==> flow/design.v (excerpt) <==
module top(input clk, rst_raw, up, left, right, down, 
           input [15:0]switches, output dp,a,b,c,d,e,f,g, output [3:0]anode,
           output load_done, output reg fsm_done);
Settings: LEC_CHECK=0, ABC_AREA=0, CAP_MARGIN=35, CELL_PAD_IN_SITES_DETAIL_PLACEMENT=2, CELL_PAD_IN_SITES_GLOBAL_PLACEMENT=1, CORE_ASPECT_RATIO=1.5, CORE_MARGIN=4, CORE_UTILIZATION=40, CTS_CLUSTER_SIZE=33, GPL_ROUTABILITY_DRIVEN=1, GPL_TIMING_DRIVEN=1, MIN_ROUTING_LAYER=met2, PLACE_DENSITY_LB_ADDON=0.04, SLEW_MARGIN=20; clock period 3.21 ns.
run.sh (not shown) runs the stock make flow with config.mk's settings and CLKGATE_MAP_FILE=.
Change:
- ABC_AREA: 0 -> unset
- CAP_MARGIN: 35 -> 20
- CELL_PAD_IN_SITES_DETAIL_PLACEMENT: 2 -> unset
- CELL_PAD_IN_SITES_GLOBAL_PLACEMENT: 1 -> unset
- CORE_ASPECT_RATIO: 1.5 -> unset
- CORE_MARGIN: 4 -> 2
- CORE_UTILIZATION: 40 -> 71
- CTS_CLUSTER_SIZE: 33 -> 19
- GPL_ROUTABILITY_DRIVEN: 1 -> unset
- GPL_TIMING_DRIVEN: 1 -> unset
- MIN_ROUTING_LAYER: met2 -> unset
- PLACE_DENSITY_LB_ADDON: 0.04 -> unset
- clock period: 3.21 -> 3.39 ns (I/O delays scaled with it)
What happened: The changed run completed with no timing, DRC or antenna violations. Via count shrinks by 27%. Total power shrinks by 10%. Final cell count shrinks by 11%. Final area shrinks by 2.6%. Routed wire length shrinks by 24%. Core utilization grows by 35 points. Non-clock buffer count shrinks by 11. Synthesized area stays the same. Synthesized cell count stays the same. Clock power shrinks by 11%.

========
Setup of job 9314:
Starting RTL as in the previous note.
export LEC_CHECK = 0
export CAP_MARGIN = 20
export CORE_MARGIN = 2
export CORE_UTILIZATION = 70
export CTS_CLUSTER_DIAMETER = 374
export CTS_CLUSTER_SIZE = 13
export SETUP_SLACK_MARGIN = -0.66
export SLEW_MARGIN = 20
create_clock -name core_clock -period 6.44 [get_ports {clk}]
Job 9314 closes out successfully: all stages finished, all timing, DRC and antenna checks passed.
The following lists how job 2893 was set up differently from job 9314:
Settings: CORE_UTILIZATION: 70 -> 66; SETUP_SLACK_MARGIN: -0.66 -> unset; CTS_CLUSTER_SIZE: 13 -> unset; CTS_CLUSTER_DIAMETER: 374 -> unset; the clock period (ns, I/O delays scaled along): 6.44 -> 4.33.
--- outcome ---
- Job 2893: delay of the slowest critical-path stage higher than job 9314
- Row post-layout period usage of the worst path: job 2893 higher / job 9314 lower
- Reported for job 2893 and job 9314, async set-reset flop share out of synthesis turned out identical to the last digit.
- Sequential cell power grows by more than a quarter when moving from job 9314 to job 2893.
- The hold slack of job 2893 and that of job 9314 are within noise of each other.
diff inputs: job 2893 => job 7178
Settings: SETUP_SLACK_MARGIN now 1.92, previously not set; CTS_CLUSTER_SIZE now 13, previously not set; CORE_UTILIZATION now 70, was 66; TNS_END_PERCENT now 5, previously not set; the clock period (ns, I/O delays scaled along) now 6.6, was 4.33.
==> comparison <==
Floorplan utilization for job 7178: 3.4 points up relative to job 2893. Comparing fraction of area in multi-input gates for job 2893 and job 7178, the bigger number came from job 2893. Group drawing the most power: combinational cells -> job 7178, sequential cells -> job 2893. Job 7178 vs job 2893: internal power contribution down by more than a quarter. Job 2893 → job 7178: post-layout period usage of the worst path went down, total length of routed met3 wires went down, count of fill cells added during filler insertion went down, clock buffer instance count of the final layout went down, worst-margin pin slew went up. Final core area utilization: job 7178 > job 2893. Job 7178: setup slack of the critical path after layout 1700 ps above job 2893.
Inputs modified between job 7178 and job 2956:
Settings: changing CTS_CLUSTER_SIZE from 13 to 21; removing SETUP_SLACK_MARGIN (formerly 1.92); removing TNS_END_PERCENT (formerly 5); changing CORE_UTILIZATION from 70 to 72; changing the clock period (ns, I/O delays scaled along) from 6.6 to 2.43.
Notes after the runs:
Job 2956 completed end to end; final checks failed (negative setup slack).
Looking at launching element of the worst setup path, the rf.mem[2][1] result is from job 2956; the down one comes from job 7178.
Sort job 2956 and job 7178 by flop share of the area, ascending, and job 2956 comes first.
Job 2956 ends up with higher cell count than job 7178 does.
From job 7178 to job 2956 the numbers moved as follows: die size -2.7%, combinational share of power rose by 5.3 points, logic area rose 1.7%.
Compared with job 7178, final routed wirelength across all metal layers in job 2956 increased by more than 10%.
Lower number of ordinary and repair buffers in the finished layout goes to job 7178 over job 2956.
Inputs modified between job 2956 and job 1135:
Settings: changing CORE_UTILIZATION from 72 to 64; removing CTS_CLUSTER_SIZE (formerly 21); changing the clock period (ns, I/O delays scaled along) from 2.43 to 4.45.
Findings:
Job 1135 reached the end of the flow, and the finished layout is clean on the timing, DRC and antenna checks. Ran to the end and failed final checks on negative setup slack: job 2956. | fraction of met3 tracks used by global routing | higher: job 2956 |. Job 2956 vs job 1135, power group with the largest share: combinational cells vs sequential cells. Of job 2956 and job 1135, the lower required time of the critical path belongs to job 2956. Total length of routed met3 wires shrinks by more than a quarter when moving from job 2956 to job 1135.

========
Starting RTL as in the previous note.
// top
module top(input clk, rst_raw, up, left, right, down, 
           input [15:0]switches, output dp,a,b,c,d,e,f,g, output [3:0]anode,
           output load_done, output reg fsm_done);
    wire [7:0] A, B;     
    wire [3:0] init_ram_addr, fsm_ram_addr, ram_addr;    
    wire [1:0] rf_w_addr;
    wire rf_w_en;
    wire ram_w_en, init_ram_w_en, fsm_ram_w_en;    
    wire [1:0] reg_r_addr1, reg_r_addr2, reg_r_addr3, reg_r_addr4;
    wire [7:0] init_w_ram_data, fsm_w_ram_data, 
               w_ram_data, r_ram_data;   
    wire acc_en, acc_clear;
    wire done;
    wire [3:0] pp0, pp1;  
    wire [1:0] A1, A2, B1, B2;   
    wire [4:0] acc;  
    wire [4:0] C11, C12, C21, C22;   
    wire up_clean, left_clean, rst, right_clean, down_clean;    
    reg load_en;
    reg load_button;     
    reg start_button;    
    reg C11_button, C12_button, C21_button, C22_button;  
    reg display;     
    debouncer udb(.clk(clk), .raw(up), .clean(up_clean)); 
    debouncer ldb(.clk(clk), .raw(left), .clean(left_clean)); 
    debouncer cdb(.clk(clk), .raw(rst_raw), .clean(rst));  
    debouncer rdb(.clk(clk), .raw(right), .clean(right_clean)); 
    debouncer ddb(.clk(clk), .raw(down), .clean(down_clean)); 
    load_RAM init(.clk(clk), 
                  .rst(rst), 
  ...
==> flow/config.mk <==
export PLATFORM = sky130hd
export DESIGN_NAME = top
export DESIGN_NICKNAME = top
export VERILOG_FILES = /design/flow/design.v
export SDC_FILE = /design/flow/constraint.sdc
export NUM_CORES = 4
export LEC_CHECK = 0
export ABC_AREA = 1
export CAP_MARGIN = 20
export CORE_MARGIN = 2
export CORE_UTILIZATION = 72
export CTS_CLUSTER_DIAMETER = 224
export CTS_CLUSTER_SIZE = 14
export GPL_ROUTABILITY_DRIVEN = 0
export HOLD_SLACK_MARGIN = 0.29
export MIN_ROUTING_LAYER = met1
export PLACE_DENSITY_LB_ADDON = 0.16
export SETUP_SLACK_MARGIN = 0.62
export SLEW_MARGIN = 40
==> flow/constraint.sdc <==
create_clock -name core_clock -period 2.39 [get_ports {clk}]
set_input_delay 0.4780 -clock core_clock [delete_from_list [all_inputs] [get_ports {clk}]]
set_output_delay 0.4780 -clock core_clock [all_outputs]
set_load 0.01 [all_outputs]
The starting point aborted during global routing (5_1_grt) (GRT-0232).
Next try:
Settings changed: ABC_AREA 1 to not set, CORE_UTILIZATION 72 to 58, CTS_CLUSTER_SIZE 14 to not set, GPL_ROUTABILITY_DRIVEN 0 to 1, HOLD_SLACK_MARGIN 0.29 to not set, SETUP_SLACK_MARGIN 0.62 to 1.44, SLEW_MARGIN 40 to 30.
Clock period 2.39 ns to 6.21 ns, I/O delays scaled along.
=> Now the flow went through all stages and came out clean; area after synthesis is higher by 2.3%; synthesized cell count is lower by 14%; die size climbs by 26%.
Next try:
Settings changed: CORE_UTILIZATION 58 to 72, CTS_CLUSTER_SIZE set to 14, GPL_ROUTABILITY_DRIVEN 1 to 0, SETUP_SLACK_MARGIN 1.44 to not set, SLEW_MARGIN 30 to 40.
Clock period 6.21 ns to 3.05 ns, I/O delays scaled along.
The changed run finished clean.
Sequential share of layout area came out higher by 0.17 points.
Synthesized area stays the same.
Die size shrinks by 19%.
Final area goes down by 0.42%.
Power grows by 100%.
Global-route usage rises by 7.1 points.
First-iteration DRC count came out higher by 21%.
Clock power climbs by 68%.
Routed wire length climbs by 6.7%.
Setup slack is worse by 2500 ps.
Core utilization went up by 15 points.
Next try:
Settings changed: ABC_AREA set to 1, HOLD_SLACK_MARGIN set to 0.29, SETUP_SLACK_MARGIN set to 0.3.
Clock period 3.05 ns to 2.38 ns, I/O delays scaled along.
Result: The changed run passed the timing, DRC and antenna checks; final cell count rose by 17%; total power is higher by about 37%; register-to-register slack degrades by 200 ps; die area came out lower by 2.2%; cell area rose by about 2.3%; combinational power climbs by about 50%; hold slack is worse by 28 ps; via count came out higher by about 11%; synthesized cell count goes up by about 16%; core utilization went up by 4.6 points.
Next try:
Settings changed: CTS_CLUSTER_DIAMETER 224 to not set, CTS_CLUSTER_SIZE 14 to 15, GPL_ROUTABILITY_DRIVEN 0 to not set, HOLD_SLACK_MARGIN 0.29 to not set, MIN_ROUTING_LAYER met1 to not set, SETUP_SLACK_MARGIN 0.3 to 0.36, SLEW_MARGIN 40 to 20.
Clock period 2.38 ns to 2.55 ns, I/O delays scaled along.
The changed run completed without violations. Cell count drops by 1.7%. Clock power climbs by 19%. Total power drops by 4.9%. Cell area barely changes. Fmax drops by 3.7%. Hold slack is better by 6.5 ps. Worst setup slack is better by 86 ps.
Power and IR drop assume default switching activity.
